job 3441:
## recon_top_level
module recon_top_level#(parameter WIDTH = 15)( 
input [WIDTH:0] Xo, Zo , Yo,
input clk,
input ext_reset,
input [1:0] sel,
output [WIDTH:0] mac_out,
output [WIDTH:0] f,
input af_en,
output complete
);
Size: ~2800 cells after synthesis, ~200 flip-flops, ~86 I/O pins.
Settings: LEC_CHECK=0, ABC_AREA=1, CAP_MARGIN=20, CORE_MARGIN=2, CORE_UTILIZATION=72, GPL_ROUTABILITY_DRIVEN=0, HOLD_SLACK_MARGIN=-0.08, MAX_ROUTING_LAYER=met4, MIN_ROUTING_LAYER=met1, PLACE_DENSITY_LB_ADDON=0.2, SETUP_SLACK_MARGIN=-0.44, SLEW_MARGIN=40, TNS_END_PERCENT=45; clock period 6.17 ns.
run.sh (not shown) runs the stock make flow with config.mk's settings and CLKGATE_MAP_FILE=.
Job 3441: complete, dirty (negative setup slack)
Edits applied to the flow inputs when going from job 3441 to job 5055:
==> flow/config.mk <==
export PLATFORM = sky130hd
export DESIGN_NAME = recon_top_level
export DESIGN_NICKNAME = recon_top_level
export VERILOG_FILES = /design/flow/design.v
export SDC_FILE = /design/flow/constraint.sdc
export NUM_CORES = 4
export LEC_CHECK = 0
export CAP_MARGIN = 20
export CORE_MARGIN = 2
export CORE_UTILIZATION = 40
export GPL_TIMING_DRIVEN = 0
export SLEW_MARGIN = 40
==> flow/constraint.sdc <==
create_clock -name core_clock -period 8.5 [get_ports {clk}]
set_input_delay 1.7000 -clock core_clock [delete_from_list [all_inputs] [get_ports {clk}]]
set_output_delay 1.7000 -clock core_clock [all_outputs]
set_load 0.01 [all_outputs]
## What came out
Having completed the whole flow, job 5055 delivered a layout that passed the timing, DRC and antenna checks.
Job 5055 vs. job 3441: area after synthesis increased about 4%; cell depth of the worst hold path down 1; synthesized area divided by synthesized cell count picked up an extra about 20%; non-clock buffer instance count of the final layout fell by 22%; power after layout decreased 1.7 mW.
Setup changes, job 5055 to job 216
-- flow/config.mk --
<<< job 5055, line 9
export CORE_MARGIN = 2
export CORE_UTILIZATION = 40
export GPL_TIMING_DRIVEN = 0
export SLEW_MARGIN = 40
>>> job 216, line 9
export CORE_MARGIN = 2
export CORE_UTILIZATION = 40
export SLEW_MARGIN = 20
==> flow/constraint.sdc <==
create_clock -name core_clock -period 5.87 [get_ports {clk}]
set_input_delay 1.1740 -clock core_clock [delete_from_list [all_inputs] [get_ports {clk}]]
set_output_delay 1.1740 -clock core_clock [all_outputs]
set_load 0.01 [all_outputs]
--- outcome ---
The final report for job 216 shows a completed flow and a layout that fails verification, specifically negative setup slack. The logic depth of the worst register-to-register path in job 5055 is 0.78 times that in job 216. Job 216 ends up with higher power than job 5055 does. Compared with job 5055, job 216 shows final weighted congestion in routability-driven placement that has gone up slightly. Wire length after detailed routing of job 216 falls short of that of job 5055 by a few percent. The relative area change from synthesis to final layout reported for job 216 is greater than that of job 5055 by 14 points. On number of port buffers, the lower figure sits with job 5055, not job 216. On critical path data required time: job 216 sits below job 5055. Job 216 vs job 5055, cell depth of the worst hold path went up by 2. For the final area, job 216 came in 12% higher than job 5055 did. Worst-path cell with the longest stage delay: or4_4 -> job 216, mux2i_2 -> job 5055.
The inputs of job 1885 differ from those of job 216 as listed below.
-- flow/config.mk --
<<< job 216, line 8
export CAP_MARGIN = 20
export CORE_MARGIN = 2
export CORE_UTILIZATION = 40
export SLEW_MARGIN = 20
>>> job 1885, line 8
export CAP_MARGIN = 20
export CORE_MARGIN = 2
export CORE_UTILIZATION = 54
export CTS_CLUSTER_SIZE = 99
export SLEW_MARGIN = 20
==> flow/constraint.sdc <==
create_clock -name core_clock -period 7.22 [get_ports {clk}]
set_input_delay 1.4440 -clock core_clock [delete_from_list [all_inputs] [get_ports {clk}]]
set_output_delay 1.4440 -clock core_clock [all_outputs]
set_load 0.01 [all_outputs]
==> comparison <==
- Final checks on job 1885, whose flow otherwise completed, came back failing, citing negative setup slack.
- Fraction of standard cell area that is sequential (lower): job 216
- Looking only at total via count in the routed design, and setting everything else aside, the lower value of job 216 and job 1885 goes to job 1885.
- Hold slack (lower): job 216
- Job 1885 vs job 216, number of antenna violations at the first check in global routing went up by 2.
- Clock network power share (job 1885 over job 216): increase, 2.0 points
Setup changes, job 1885 to job 5856
-- flow/config.mk --
<<< job 1885, line 8
export CAP_MARGIN = 20
export CORE_MARGIN = 2
export CORE_UTILIZATION = 54
export CTS_CLUSTER_SIZE = 99
export SLEW_MARGIN = 20
>>> job 5856, line 8
export CAP_MARGIN = 20
export CORE_MARGIN = 2
export CORE_UTILIZATION = 66
export SLEW_MARGIN = 20
==> flow/constraint.sdc <==
create_clock -name core_clock -period 9.1 [get_ports {clk}]
set_input_delay 1.8200 -clock core_clock [delete_from_list [all_inputs] [get_ports {clk}]]
set_output_delay 1.8200 -clock core_clock [all_outputs]
set_load 0.01 [all_outputs]
Findings:
The flow did not stop early for job 5856: all stages ran, and the layout cleared the timing, DRC and antenna checks. Floorplan net count essentially unchanged between job 1885 and job 5856. Cells: job 5856 has fewer instances than job 1885. Job 1885 has a higher number of resized instances in the post-cts repair step than job 5856. Job 5856 reports its top routing layer in use as met4 while job 1885 reports met5. The all-layer global routing usage in job 5856 was higher than what job 1885 gave. Going from job 1885 to job 5856, number of antenna violations at the first check in global routing shrinks by 3. Compared with job 1885, job 5856 shows a number of nets in the layout that is about 6.5% lower. Register fraction of the total cell area is higher on job 5856. Changes observed in job 5856 relative to job 1885: global-route wire length before repair went down by 4.5%; number of standard cells reported by yosys now sits at about the same level. [compare] base=job 1885 new=job 5856: power fell by about 23%; biggest cell delay along the critical path has increased.
The following lists how job 3459 was set up differently from job 5856:
-- flow/config.mk --
<<< job 5856, line 8
export CAP_MARGIN = 20
export CORE_MARGIN = 2
export CORE_UTILIZATION = 66
export SLEW_MARGIN = 20
>>> job 3459, line 8
export CAP_MARGIN = 20
export CORE_MARGIN = 2
export CORE_UTILIZATION = 72
export SLEW_MARGIN = 20
export TNS_END_PERCENT = 45
==> flow/constraint.sdc <==
create_clock -name core_clock -period 4.37 [get_ports {clk}]
set_input_delay 0.8740 -clock core_clock [delete_from_list [all_inputs] [get_ports {clk}]]
set_output_delay 0.8740 -clock core_clock [all_outputs]
set_load 0.01 [all_outputs]
### Flow results
Among job 5856 and job 3459, a clean, completed layout was produced by job 5856 alone. Job 3459 never completed, since it errored out during clock tree synthesis (4_1_cts). Delta (job 3459 minus job 5856): x dimension of the die down about 4%, weighted congestion reported at the end of routability-driven placement up 7.7%, die outline area down 2600 µm². Job 3459 ended with more area after detailed placement than job 5856. In the flow results for job 5856 and job 3459, the setup slack at placement is smaller on job 3459.

---

## ember
Starting RTL as in the previous note.
==> flow/design.v (excerpt) <==
module recon_top_level#(parameter WIDTH = 15)( 
input [WIDTH:0] Xo, Zo , Yo,
input clk,
input ext_reset,
input [1:0] sel,
output [WIDTH:0] mac_out,
output [WIDTH:0] f,
input af_en,
output complete
);
clock: 5.87 ns
lec_check: 0
abc_area: 1
cap_margin: 20
core_margin: 2
core_utilization: 72
cts_cluster_diameter: 234
max_routing_layer: met4
place_density_lb_addon: 0.01
setup_slack_margin: 1.7
slew_margin: 20
tns_end_percent: 85
ember got as far as clock tree synthesis, where a tool error ended the run.
Input-level comparison between fjord and ember:
- SETUP_SLACK_MARGIN: 1.7 -> 1.96
- the clock period (ns, I/O delays scaled along): 5.87 -> 7.16
Going from ember to fjord, HPWL after detailed placement shrank by a few percent.
Synthesized cell count delta (fjord -> ember): insignificant
Any difference in number of cells in Yosys stat between ember and fjord is small enough to ignore.
Comparing ember against fjord, there is no change at all in chip area from the yosys synthesis statistics.
Height of the die: fjord vs ember identical
Cell area after placement is higher on ember
fjord — final weighted congestion of routability-driven global placement 15% lower, ember as reference
Die width came out exactly the same in ember and fjord.
The lower pre-CTS setup slack of ember and fjord is in ember.
Status: fjord FAILED at global routing (tool error)
Edits applied to the flow inputs when going from fjord to garnet:
- clearing ABC_AREA, which used to be 1
- clearing CTS_CLUSTER_DIAMETER, which used to be 234
- swapping 72 for 40 in CORE_UTILIZATION
- clearing PLACE_DENSITY_LB_ADDON, which used to be 0.01
- clearing SETUP_SLACK_MARGIN, which used to be 1.96
- clearing MAX_ROUTING_LAYER, which used to be met4
- clearing TNS_END_PERCENT, which used to be 85
- swapping 7.16 for 8.24 in the clock period (ns, I/O delays scaled along)
### Flow results
garnet finished all stages; the layout is clean.
garnet: post-CTS setup buffer count is 77 lower than what fjord reported.
Delta (garnet minus fjord): fraction of the yosys area taken by sequential cells shows a reduction of 1.0 points, x dimension of the die shows an increase of 36%, buffer depth of the longest clock path shows no meaningful change.
Basic-gate share of the synthesized area counting and, or, nand and nor cells: fjord and garnet compared, lower one is garnet
In garnet, area of the placeable core is higher than in fjord.
diff inputs: garnet => indigo
- CTS_CLUSTER_SIZE newly set to 72
- CORE_UTILIZATION changed from 40 to 70
- ABC_AREA newly set to 1
- the clock period (ns, I/O delays scaled along) changed from 8.24 to 6.87
[summary]
From the logs: indigo reached the end of the flow and failed the layout checks with setup timing.
Going from garnet to indigo, adder and majority gate portion of the synthesized area now sits higher, via count now sits higher, largest stage delay on the critical path now sits higher, die outline area now sits lower, sequential area share after synthesis now sits higher.
Between garnet and indigo, the die boundary height is lower for indigo.
Total power draw grows by more than 10% when moving from garnet to indigo.
Changes in onyx relative to indigo:
- swapping 70 for 40 in CORE_UTILIZATION
- clearing ABC_AREA, which used to be 1
- clearing CTS_CLUSTER_SIZE, which used to be 72
- swapping 6.87 for 8.5 in the clock period (ns, I/O delays scaled along)
==> comparison <==
Compared with indigo, onyx shows synthesis-to-layout area growth lower by 4.7 points.
onyx finished end to end and its layout was clean on timing, DRC and antenna.
The run showing the greater utilization after layout is indigo.
indigo vs onyx, worst-path cell with the longest stage delay: sky130_fd_sc_hd__edfxtp_1 vs sky130_fd_sc_hd__or3_1
Between indigo and onyx, the flow reports sum of routed wire length over all layers increasing slightly.
onyx ends up with lower total power than indigo does.
NOTE: tap cell count in onyx exceeds that of indigo
The inputs of raven differ from those of onyx as listed below.
- changing CORE_UTILIZATION from 40 to 52
- setting CTS_CLUSTER_SIZE to 98 for the first time
- setting CTS_CLUSTER_DIAMETER to 311 for the first time
- changing CORE_MARGIN from 2 to 9
Findings:
- raven was carried through to the last stage, and its layout satisfied the timing, DRC and antenna checks.
- Taking onyx as the reference, in raven setup slack has increased, final critical path time including I/O delays and setup went down, core utilization saw an increase.
Power is estimated from default activity; no workload was simulated.
